## run 1
Design ALUUnit, start of the top module:
module ALUUnit(clock, ALUOp, funct, a, b, result, zero, carryOut);
Settings: LEC_CHECK=0, ABC_AREA=1, CAP_MARGIN=0, CORE_MARGIN=2, CORE_UTILIZATION=58, CTS_CLUSTER_DIAMETER=49, GPL_TIMING_DRIVEN=1, MAX_ROUTING_LAYER=met4, PLACE_DENSITY=0.58, SLEW_MARGIN=20, TNS_END_PERCENT=10; clock period 2.42 ns.
run.sh (not shown) runs the stock make flow with config.mk's settings and CLKGATE_MAP_FILE=.
Run 1 had finished all stages when the layout checks came back failing, citing setup timing.
Here is what was changed in the inputs of run 2 compared with run 1.
-- flow/config.mk --
<<< run 1, line 8
export ABC_AREA = 1
>>> run 2, line 8
export ABC_AREA = 0
<<< run 1, line 10
export CORE_MARGIN = 2
export CORE_UTILIZATION = 58
export CTS_CLUSTER_DIAMETER = 49
>>> run 2, line 10
export CORE_MARGIN = 7
export CORE_UTILIZATION = 72
export CTS_CLUSTER_SIZE = 36
<<< run 1, line 15
export PLACE_DENSITY = 0.58
>>> run 2, line 15
export SETUP_SLACK_MARGIN = 0.68
==> flow/constraint.sdc <==
create_clock -name core_clock -period 4.69 [get_ports {clock}]
set_input_delay 0.9380 -clock core_clock [delete_from_list [all_inputs] [get_ports {clock}]]
set_output_delay 0.9380 -clock core_clock [all_outputs]
set_load 0.01 [all_outputs]
Results
- The wire length of the first global-routing pass of run 2 falls short of that of run 1 by 25%.
- Worst reg-to-reg path cell count sits lower in run 2 than in run 1.
- Delta (run 2 minus run 1): synthesis-to-layout area growth now sits lower; final core utilization now sits higher; critical path depth now sits lower; maximum cell stage delay along the critical path now sits higher; post-synthesis adder-cell area fraction now sits higher.
- Summary of the comparison: reported net switching power is lower in run 2, relative to run 1.
- Looking at maximum achievable frequency, run 2 sits 32% below run 1.
- Per the comparison of run 2 with run 1, sequential share of layout area rose 7.3 points; post-layout worst setup margin climbed 0.90 ns.
- Of run 1 and run 2, only run 2 finishes the flow clean.
- Nothing crashed in run 1 and all stages finished; the problem is that the final layout failed, the offending checks being setup timing.
--- input diff run 2..run 3 ---
-- flow/config.mk --
<<< run 2, line 10
export CORE_MARGIN = 7
export CORE_UTILIZATION = 72
export CTS_CLUSTER_SIZE = 36
>>> run 3, line 10
export CORE_MARGIN = 2
export CORE_UTILIZATION = 66
<<< run 2, line 15
export SETUP_SLACK_MARGIN = 0.68
>>> run 3, line 14
<<< run 2, line 17
export TNS_END_PERCENT = 10
>>> run 3, line 15
export TNS_END_PERCENT = 100
==> flow/constraint.sdc <==
create_clock -name core_clock -period 2.78 [get_ports {clock}]
set_input_delay 0.5560 -clock core_clock [delete_from_list [all_inputs] [get_ports {clock}]]
set_output_delay 0.5560 -clock core_clock [all_outputs]
set_load 0.01 [all_outputs]
==> results <==
- Status: run 3 FAILED at 4_1_cts (tool error)
- Placement-stage worst setup slack came out lower on run 3 than on run 2.
- Diff run 2 -> run 3: row count saw an increase; total standard cell area after synthesis saw little to no change.
- Area fraction in and, or, nand and nor cells after synthesis came out exactly the same in run 3 and run 2.
- Diff run 3 and run 2: total core area lower in run 2
- Comparing run 3 against run 2, there is no change at all in total cell area reported by yosys after synthesis.
- Run 2 -> run 3: die width decreased by a few percent
- | die footprint | run 3 vs run 2 | better |
- As far as quantity of I/O buffers inserted on ports goes, run 3 and run 2 are indistinguishable; the numbers are identical.
Edits applied to the flow inputs when going from run 3 to run 4:
-- flow/config.mk --
<<< run 3, line 8
export ABC_AREA = 0
export CAP_MARGIN = 0
>>> run 4, line 8
export CAP_MARGIN = 20
<<< run 3, line 11
export CORE_UTILIZATION = 66
export GPL_TIMING_DRIVEN = 1
export MAX_ROUTING_LAYER = met4
>>> run 4, line 10
export CORE_UTILIZATION = 57
export SETUP_SLACK_MARGIN = 0.94
<<< run 3, line 15
export TNS_END_PERCENT = 100
>>> run 4, line 13
==> flow/constraint.sdc <==
create_clock -name core_clock -period 3.5 [get_ports {clock}]
set_input_delay 0.7000 -clock core_clock [delete_from_list [all_inputs] [get_ports {clock}]]
set_output_delay 0.7000 -clock core_clock [all_outputs]
set_load 0.01 [all_outputs]
### Flow results
Of the runs run 3 and run 4, none of them finished clean. Run 3: it failed during 4_1_cts, and the tool reported DPL-0038. Run 4 completed end to end; final checks failed (setup timing). Run 4 vs. run 3: number of instances in the placed design lower; die extent in x higher; vertical die dimension higher; area of the core higher; total die area higher. Pre-CTS setup slack ended up 0.87 ns higher on run 4 than on run 3.
> inputs changed (run 4 -> run 5)
-- flow/config.mk --
<<< run 4, line 10
export CORE_UTILIZATION = 57
export SETUP_SLACK_MARGIN = 0.94
>>> run 5, line 10
export CORE_UTILIZATION = 65
export CTS_CLUSTER_DIAMETER = 346
export CTS_CLUSTER_SIZE = 96
export SETUP_SLACK_MARGIN = -0.17
<<< run 4, line 13
>>> run 5, line 15
export TNS_END_PERCENT = 40
==> flow/constraint.sdc <==
create_clock -name core_clock -period 3.73 [get_ports {clock}]
set_input_delay 0.7460 -clock core_clock [delete_from_list [all_inputs] [get_ports {clock}]]
set_output_delay 0.7460 -clock core_clock [all_outputs]
set_load 0.01 [all_outputs]
### Flow results
The flow completed for run 5, but it is not clean: the layout still shows setup timing.
[flow] run 4 | stages: complete | final checks: fail | reason: setup timing
For run 5, the leading power group was registers, unlike run 4, where it was combinational cells.
Summary of run 5 over run 4: post-route worst setup slack shows an increase of 0.31 ns; fraction of the mapped netlist area in compound gates held steady; number of well taps now sits lower; design area shows a reduction of 1700 µm².
Input changes introduced in run 6 (baseline for comparison: run 5):
-- flow/config.mk --
<<< run 5, line 10
export CORE_UTILIZATION = 65
export CTS_CLUSTER_DIAMETER = 346
export CTS_CLUSTER_SIZE = 96
export SETUP_SLACK_MARGIN = -0.17
>>> run 6, line 10
export CORE_UTILIZATION = 66
<<< run 5, line 15
export TNS_END_PERCENT = 40
>>> run 6, line 12
==> flow/constraint.sdc <==
create_clock -name core_clock -period 4.36 [get_ports {clock}]
set_input_delay 0.8720 -clock core_clock [delete_from_list [all_inputs] [get_ports {clock}]]
set_output_delay 0.8720 -clock core_clock [all_outputs]
set_load 0.01 [all_outputs]
Results
Run 6 finished every step from synthesis to the final layout, and the layout passed the timing, DRC and antenna checks.
Looking at shortest period the worst path allows, run 6 sits 0.42 ns higher than run 5 does.
Summary of run 6 over run 5: share of cell area taken by multi-input logic gates moved up, number of search-and-repair iterations in the first detailed-routing pass shows a reduction of 2, total routing resource utilization after global routing went down, number of fill cells in the layout grew by about 14%.
In run 6 the via count turned out 4.3% lower than in run 5.

Starting RTL as in the previous note.
==> flow/config.mk <==
export PLATFORM = sky130hd
export DESIGN_NAME = ALUUnit
export DESIGN_NICKNAME = ALUUnit
export VERILOG_FILES = /design/flow/design.v
export SDC_FILE = /design/flow/constraint.sdc
export NUM_CORES = 4
export LEC_CHECK = 0
export CAP_MARGIN = 20
export CORE_MARGIN = 2
export CORE_UTILIZATION = 70
export CTS_CLUSTER_DIAMETER = 121
export CTS_CLUSTER_SIZE = 36
export SLEW_MARGIN = 20
==> flow/constraint.sdc <==
create_clock -name core_clock -period 3.74 [get_ports {clock}]
set_input_delay 0.7480 -clock core_clock [delete_from_list [all_inputs] [get_ports {clock}]]
set_output_delay 0.7480 -clock core_clock [all_outputs]
set_load 0.01 [all_outputs]
The baseline completed and failed the layout checks on setup timing.
==> next run, changes <==
Settings changed: ABC_AREA set to 1, CORE_UTILIZATION 70 to 66, CTS_CLUSTER_DIAMETER 121 to unset, CTS_CLUSTER_SIZE 36 to unset.
Clock period 3.74 ns to 4.24 ns, I/O delays scaled along.
What happened: Now the flow finished with timing, DRC and antenna clean. Routed wire length grows by 12%. Cell area grows by 10%. Global-route usage shrinks by 2.9 points. Non-clock buffer count shrinks by 64. Register-to-register slack gains 1.3 ns.
==> next run, changes <==
Settings changed: ABC_AREA 1 to unset, CORE_UTILIZATION 66 to 40.
Clock period 4.24 ns to 4.36 ns, I/O delays scaled along.
What happened: Sequential power hardly moves; setup slack got worse by 0.81 ns; clock-buffer cell count shrinks by 1; worst hold slack got worse by 0.031 ns; global-route usage shrinks by 18 points; via count shrinks by a quarter to a third; combinational power shrinks by about a fifth; synthesized area shrinks by about a fifth; sequential share of layout area grows by 3.1 points; core utilization shrinks by 28 points.
==> next run, changes <==
Settings changed: CORE_UTILIZATION 40 to 72, CTS_CLUSTER_SIZE set to 100, HOLD_SLACK_MARGIN set to 0.29, MAX_ROUTING_LAYER set to met4, PLACE_DENSITY_LB_ADDON set to 0.14, SETUP_SLACK_MARGIN set to 0.77.
Clock period 4.36 ns to 2.73 ns, I/O delays scaled along.
The changed run ended with an error in 3_5_place_dp.
Area after synthesis is unchanged.
Die area goes down by 43%.
Synthesized cell count is unchanged.

Setup of job 5020:
Starting RTL as in the previous note.
export LEC_CHECK = 0
export ABC_AREA = 1
export CAP_MARGIN = 20
export CELL_PAD_IN_SITES_GLOBAL_PLACEMENT = 1
export CORE_ASPECT_RATIO = 1.28
export CORE_MARGIN = 8
export CORE_UTILIZATION = 40
export CTS_CLUSTER_DIAMETER = 181
export GPL_ROUTABILITY_DRIVEN = 0
export GPL_TIMING_DRIVEN = 0
export HOLD_SLACK_MARGIN = 0.25
export MAX_ROUTING_LAYER = met4
export SETUP_SLACK_MARGIN = 1.1
export SLEW_MARGIN = 20
create_clock -name core_clock -period 5.0 [get_ports {clock}]
Job 5020 completed; timing, DRC and antenna clean
### job 5020 -> job 2853
==> flow/config.mk <==
export PLATFORM = sky130hd
export DESIGN_NAME = ALUUnit
export DESIGN_NICKNAME = ALUUnit
export VERILOG_FILES = /design/flow/design.v
export SDC_FILE = /design/flow/constraint.sdc
export NUM_CORES = 4
export LEC_CHECK = 0
export CAP_MARGIN = 20
export CORE_MARGIN = 2
export CORE_UTILIZATION = 49
export CTS_CLUSTER_DIAMETER = 378
export CTS_CLUSTER_SIZE = 91
export MAX_ROUTING_LAYER = met4
export PLACE_DENSITY_LB_ADDON = 0.06
export SETUP_SLACK_MARGIN = -0.3
export SLEW_MARGIN = 20
export TNS_END_PERCENT = 5
[summary]
The slowest cell on the critical path comes out sky130_fd_sc_hd__a2111oi_0 in one run and sky130_fd_sc_hd__fa_1 in the other, namely in job 2853 and job 5020 respectively.
Taking job 5020 as the reference point, the share of cell area taken by flip-flops and latches of job 2853 rises by 4.1 points.
Compared with job 5020, job 2853 shows total internal power higher by 1.6%.
Job 2853 vs job 5020 on fill cell instance count of the final layout: job 2853 is the lower one.
Synthesized netlist cell count shrinks by more than a quarter when moving from job 5020 to job 2853.
Job 2853 — combinational cell fraction of total power 3.7 points lower, job 5020 as reference
Core util | job 2853 vs job 5020 | job 2853 higher
Against job 5020, job 2853 comes in 1.22 ns higher on data arrival at the endpoint of the critical path.
Job 2853 against job 5020: post-route clock period utilization went up by 25 points, relative contribution of the clock network to total power went up by 1.8 points, final wirelength went down by 8000 µm.
When the final numbers for job 2853 and job 5020 were put side by side, the mean instance size in the synthesized netlist turned out to be greater in job 2853.
What job 5974 does differently from job 2853 at the input level:
==> flow/config.mk <==
export PLATFORM = sky130hd
export DESIGN_NAME = ALUUnit
export DESIGN_NICKNAME = ALUUnit
export VERILOG_FILES = /design/flow/design.v
export SDC_FILE = /design/flow/constraint.sdc
export NUM_CORES = 4
export LEC_CHECK = 0
export CAP_MARGIN = 20
export CORE_MARGIN = 2
export CORE_UTILIZATION = 45
export SETUP_SLACK_MARGIN = 0.7
export SLEW_MARGIN = 20
==> flow/constraint.sdc <==
create_clock -name core_clock -period 2.42 [get_ports {clock}]
set_input_delay 0.4840 -clock core_clock [delete_from_list [all_inputs] [get_ports {clock}]]
set_output_delay 0.4840 -clock core_clock [all_outputs]
set_load 0.01 [all_outputs]
### Flow results
Job 5974: all stages done; final checks FAILED (negative setup slack).
Cmp job 5974 and job 2853 / share of the core filled by cells before placement / lower: job 5974
On net switching fraction of the power, job 5974 tracks job 2853 almost exactly.
Setup slack (higher): job 2853
Looking only at utilization after layout, and setting everything else aside, the higher value of job 5974 and job 2853 goes to job 5974.
Between job 2853 and job 5974, global-route wire length before repair increased.
Job 5974 has power above what job 2853 had.
Changes in job 9133 relative to job 5974:
--- a/flow/config.mk
+++ b/flow/config.mk
@@ -9,4 +9,3 @@
 export CORE_MARGIN = 2
-export CORE_UTILIZATION = 45
-export SETUP_SLACK_MARGIN = 0.7
+export CORE_UTILIZATION = 40
 export SLEW_MARGIN = 20
==> flow/constraint.sdc <==
create_clock -name core_clock -period 5.0 [get_ports {clock}]
set_input_delay 1.0000 -clock core_clock [delete_from_list [all_inputs] [get_ports {clock}]]
set_output_delay 1.0000 -clock core_clock [all_outputs]
set_load 0.01 [all_outputs]
Results
- Finished, but not clean: job 5974, with negative setup slack.
- Job 9133 has completed all stages; timing, DRC and antenna checks passed.
- Looking at minimum clock period after layout, job 9133 sits above job 5974.
- Compared with job 5974, job 9133 shows a lower via count.
- Distinct cell type count of the synthesized netlist: job 5974 vs job 9133 identical
- From job 5974 to job 9133 the numbers moved as follows: register share of the cell area now larger; part of the cycle the worst path needs dropped 74 points; filler-free cell count of the finished design decreased by 312 relative to the old numbers; worst setup slack now sits higher.
- Sum of overflow across all layers after global routing across job 5974 and job 9133: no real change.
- The routed wire length in job 9133 is 0.74 times that in job 5974.
- Highest attainable clock frequency shrinks by a little under 10% when moving from job 5974 to job 9133.
- Re part of the total power dissipated in the clock network: job 5974 and job 9133 aren't equal, and the higher value belongs to job 9133.
#### Input delta (job 4111 over job 9133)
--- a/flow/config.mk
+++ b/flow/config.mk
@@ -7,5 +7,16 @@
 export LEC_CHECK = 0
-export CAP_MARGIN = 20
-export CORE_MARGIN = 2
-export CORE_UTILIZATION = 40
+export ABC_AREA = 1
+export CAP_MARGIN = 15
+export CELL_PAD_IN_SITES_DETAIL_PLACEMENT = 2
+export CELL_PAD_IN_SITES_GLOBAL_PLACEMENT = 1
+export CORE_ASPECT_RATIO = 1.28
+export CORE_MARGIN = 8
+export CORE_UTILIZATION = 54
+export CTS_CLUSTER_DIAMETER = 181
+export CTS_CLUSTER_SIZE = 45
+export GPL_ROUTABILITY_DRIVEN = 0
+export GPL_TIMING_DRIVEN = 0
+export HOLD_SLACK_MARGIN = 0.25
+export MAX_ROUTING_LAYER = met4
+export SETUP_SLACK_MARGIN = -0.0
 export SLEW_MARGIN = 20
==> comparison <==
Flow for job 4111 halted at global placement, error code GPL-0301.
Of job 4111 and job 9133, job 9133 shows the higher register area share after synthesis, with job 4111 below it.
For vertical die dimension, dividing the value from job 9133 by the value from job 4111 gives 0.861.
Compared with job 9133, in job 4111 number of distinct standard cells referenced by the synthesized netlist went down 45, combined area of all synthesized cells went up about 22%, yosys synthesis chip area went up 22%.
Post-synthesis net count delta for job 4111 relative to job 9133: about 60% higher
Per the comparison of job 4111 with job 9133, die area higher; standard-cell row count moved up; synthesized cell count moved up.
Against job 9133, area of the core in job 4111 came out better.
Against job 9133 as the reference, job 4111 delivers a lower mean instance size in the synthesized netlist.

Setup of v48:
ALUUnit again, from the RTL that the note above started with.
export LEC_CHECK = 0
export ABC_AREA = 1
export CAP_MARGIN = 20
export CORE_ASPECT_RATIO = 1.12
export CORE_MARGIN = 2
export CORE_UTILIZATION = 66
export CTS_CLUSTER_DIAMETER = 361
export CTS_CLUSTER_SIZE = 98
export SETUP_SLACK_MARGIN = 1.08
export SLEW_MARGIN = 20
export TNS_END_PERCENT = 5
create_clock -name core_clock -period 3.7 [get_ports {clock}]
### v48 -> v56
# v48
export LEC_CHECK = 0
export ABC_AREA = 1
export CAP_MARGIN = 20
export CORE_ASPECT_RATIO = 1.12
export CORE_MARGIN = 2
export CORE_UTILIZATION = 66
export CTS_CLUSTER_DIAMETER = 361
export CTS_CLUSTER_SIZE = 98
export SETUP_SLACK_MARGIN = 1.08
export SLEW_MARGIN = 20
export TNS_END_PERCENT = 5
create_clock -name core_clock -period 3.7 [get_ports {clock}]
# v56
export LEC_CHECK = 0
export CAP_MARGIN = 20
export CELL_PAD_IN_SITES_GLOBAL_PLACEMENT = 1
export CORE_MARGIN = 2
export CORE_UTILIZATION = 40
export GPL_ROUTABILITY_DRIVEN = 0
export SLEW_MARGIN = 20
create_clock -name core_clock -period 5.0 [get_ports {clock}]
## What came out
- The final layout from v48, which completed every stage, passed the timing, DRC and antenna checks at the end of the flow.
- v56 closes out successfully: all stages finished, all timing, DRC and antenna checks passed.
- For the XOR/XNOR share of the synthesized area, v56 came in 0.29 points higher than v48 did.
- [compare] base=v48 new=v56: clock latency at the later pin of the worst-skew pair about even, critical path depth fell 2, fraction of power consumed by sequential logic rose 2.8 points, post-synthesis share of cell area spent on and, or, nand and nor gates fell 22 points, maximum frequency fell about 36%.
Input changes introduced in v44 (baseline for comparison: v56):
# v56
export LEC_CHECK = 0
export CAP_MARGIN = 20
export CELL_PAD_IN_SITES_GLOBAL_PLACEMENT = 1
export CORE_MARGIN = 2
export CORE_UTILIZATION = 40
export GPL_ROUTABILITY_DRIVEN = 0
export SLEW_MARGIN = 20
create_clock -name core_clock -period 5.0 [get_ports {clock}]
# v44
export LEC_CHECK = 0
export ABC_AREA = 1
export CAP_MARGIN = 15
export CELL_PAD_IN_SITES_DETAIL_PLACEMENT = 2
export CELL_PAD_IN_SITES_GLOBAL_PLACEMENT = 1
export CORE_ASPECT_RATIO = 1.28
export CORE_MARGIN = 8
export CORE_UTILIZATION = 54
export CTS_CLUSTER_DIAMETER = 249
export CTS_CLUSTER_SIZE = 45
export GPL_ROUTABILITY_DRIVEN = 1
export GPL_TIMING_DRIVEN = 0
export HOLD_SLACK_MARGIN = 0.25
export MAX_ROUTING_LAYER = met4
export SETUP_SLACK_MARGIN = -0.0
export SLEW_MARGIN = 15
create_clock -name core_clock -period 5.0 [get_ports {clock}]
[summary]
- v44: it failed with a tool error in global placement (3_3_place_gp), so there are no final results.
- Going from v56 to v44, the average cell area after synthesis was found to have gone down by about 30%.
- v44 vs v56 — yosys-reported design area after synthesis climbed by more than 10%
- Lower post-synthesis share of cell area spent on and-or and or-and gates goes to v44 over v56.
- v44 ends up with a post-synthesis adder-cell area fraction that is 3.2 points lower than in v56.
diff inputs: v44 => v52
# v44
export LEC_CHECK = 0
export ABC_AREA = 1
export CAP_MARGIN = 15
export CELL_PAD_IN_SITES_DETAIL_PLACEMENT = 2
export CELL_PAD_IN_SITES_GLOBAL_PLACEMENT = 1
export CORE_ASPECT_RATIO = 1.28
export CORE_MARGIN = 8
export CORE_UTILIZATION = 54
export CTS_CLUSTER_DIAMETER = 249
export CTS_CLUSTER_SIZE = 45
export GPL_ROUTABILITY_DRIVEN = 1
export GPL_TIMING_DRIVEN = 0
export HOLD_SLACK_MARGIN = 0.25
export MAX_ROUTING_LAYER = met4
export SETUP_SLACK_MARGIN = -0.0
export SLEW_MARGIN = 15
create_clock -name core_clock -period 5.0 [get_ports {clock}]
# v52
export LEC_CHECK = 0
export CAP_MARGIN = 20
export CELL_PAD_IN_SITES_GLOBAL_PLACEMENT = 1
export CORE_ASPECT_RATIO = 1.28
export CORE_MARGIN = 8
export CORE_UTILIZATION = 40
export CTS_CLUSTER_DIAMETER = 181
export GPL_ROUTABILITY_DRIVEN = 0
export GPL_TIMING_DRIVEN = 0
export MAX_ROUTING_LAYER = met4
export SLEW_MARGIN = 20
create_clock -name core_clock -period 5.0 [get_ports {clock}]
### Flow results
v52 was carried through to the last stage, and its layout satisfied the timing, DRC and antenna checks.
Adder and majority cell fraction of the synthesized area ends up lower on v44.
Comparing v52 and v44, chip area from the yosys synthesis statistics is lower on v52.
Net count entering floorplan: v52 and v44 compared, higher one is v44
Compared to v44, v52 was floorplanned on a bigger die.
The run showing the greater total standard cell area after synthesis is v44.
Of the two candidates, v44 has the better area of the core region and v52 the worse one.
Side by side, cell total in the yosys stat output turned out lower in v52 than in v44.
In v52 the total number of placement rows turned out 2 higher than in v44.
For v27, these inputs were changed with respect to v52:
# v52
export LEC_CHECK = 0
export CAP_MARGIN = 20
export CELL_PAD_IN_SITES_GLOBAL_PLACEMENT = 1
export CORE_ASPECT_RATIO = 1.28
export CORE_MARGIN = 8
export CORE_UTILIZATION = 40
export CTS_CLUSTER_DIAMETER = 181
export GPL_ROUTABILITY_DRIVEN = 0
export GPL_TIMING_DRIVEN = 0
export MAX_ROUTING_LAYER = met4
export SLEW_MARGIN = 20
create_clock -name core_clock -period 5.0 [get_ports {clock}]
# v27
export LEC_CHECK = 0
export ABC_AREA = 1
export CAP_MARGIN = 20
export CORE_MARGIN = 2
export CORE_UTILIZATION = 49
export CTS_CLUSTER_DIAMETER = 378
export CTS_CLUSTER_SIZE = 91
export MAX_ROUTING_LAYER = met4
export PLACE_DENSITY_LB_ADDON = 0.06
export SETUP_SLACK_MARGIN = 0.82
export SLEW_MARGIN = 20
export TNS_END_PERCENT = 5
create_clock -name core_clock -period 5.0 [get_ports {clock}]
Findings:
- Chip area line of the yosys report (v27 / v52): 1.2
- v27 reports a higher critical path depth than v52 does.
- Against v52, v27 comes in about 0.5% higher on core region area.
- Run comparison: v27 main kind of combinational logic by area simple AND/OR/NAND/NOR gates; v52 main kind of combinational logic by area AND-OR/OR-AND gates
- Looking at slowest stage cell on the critical path, the or4_1 result is from v52; the fa_1 one comes from v27.
- What v52 reported for final area has to be multiplied by 1.16 to get the figure for v27.
- Taking v52 as the reference, in v27 cell count of the worst hold path went down 1, power per cell area fell by 11%, chip footprint shows a reduction of about 16%, synthesized cell count +623.
Power and IR drop assume default switching activity.
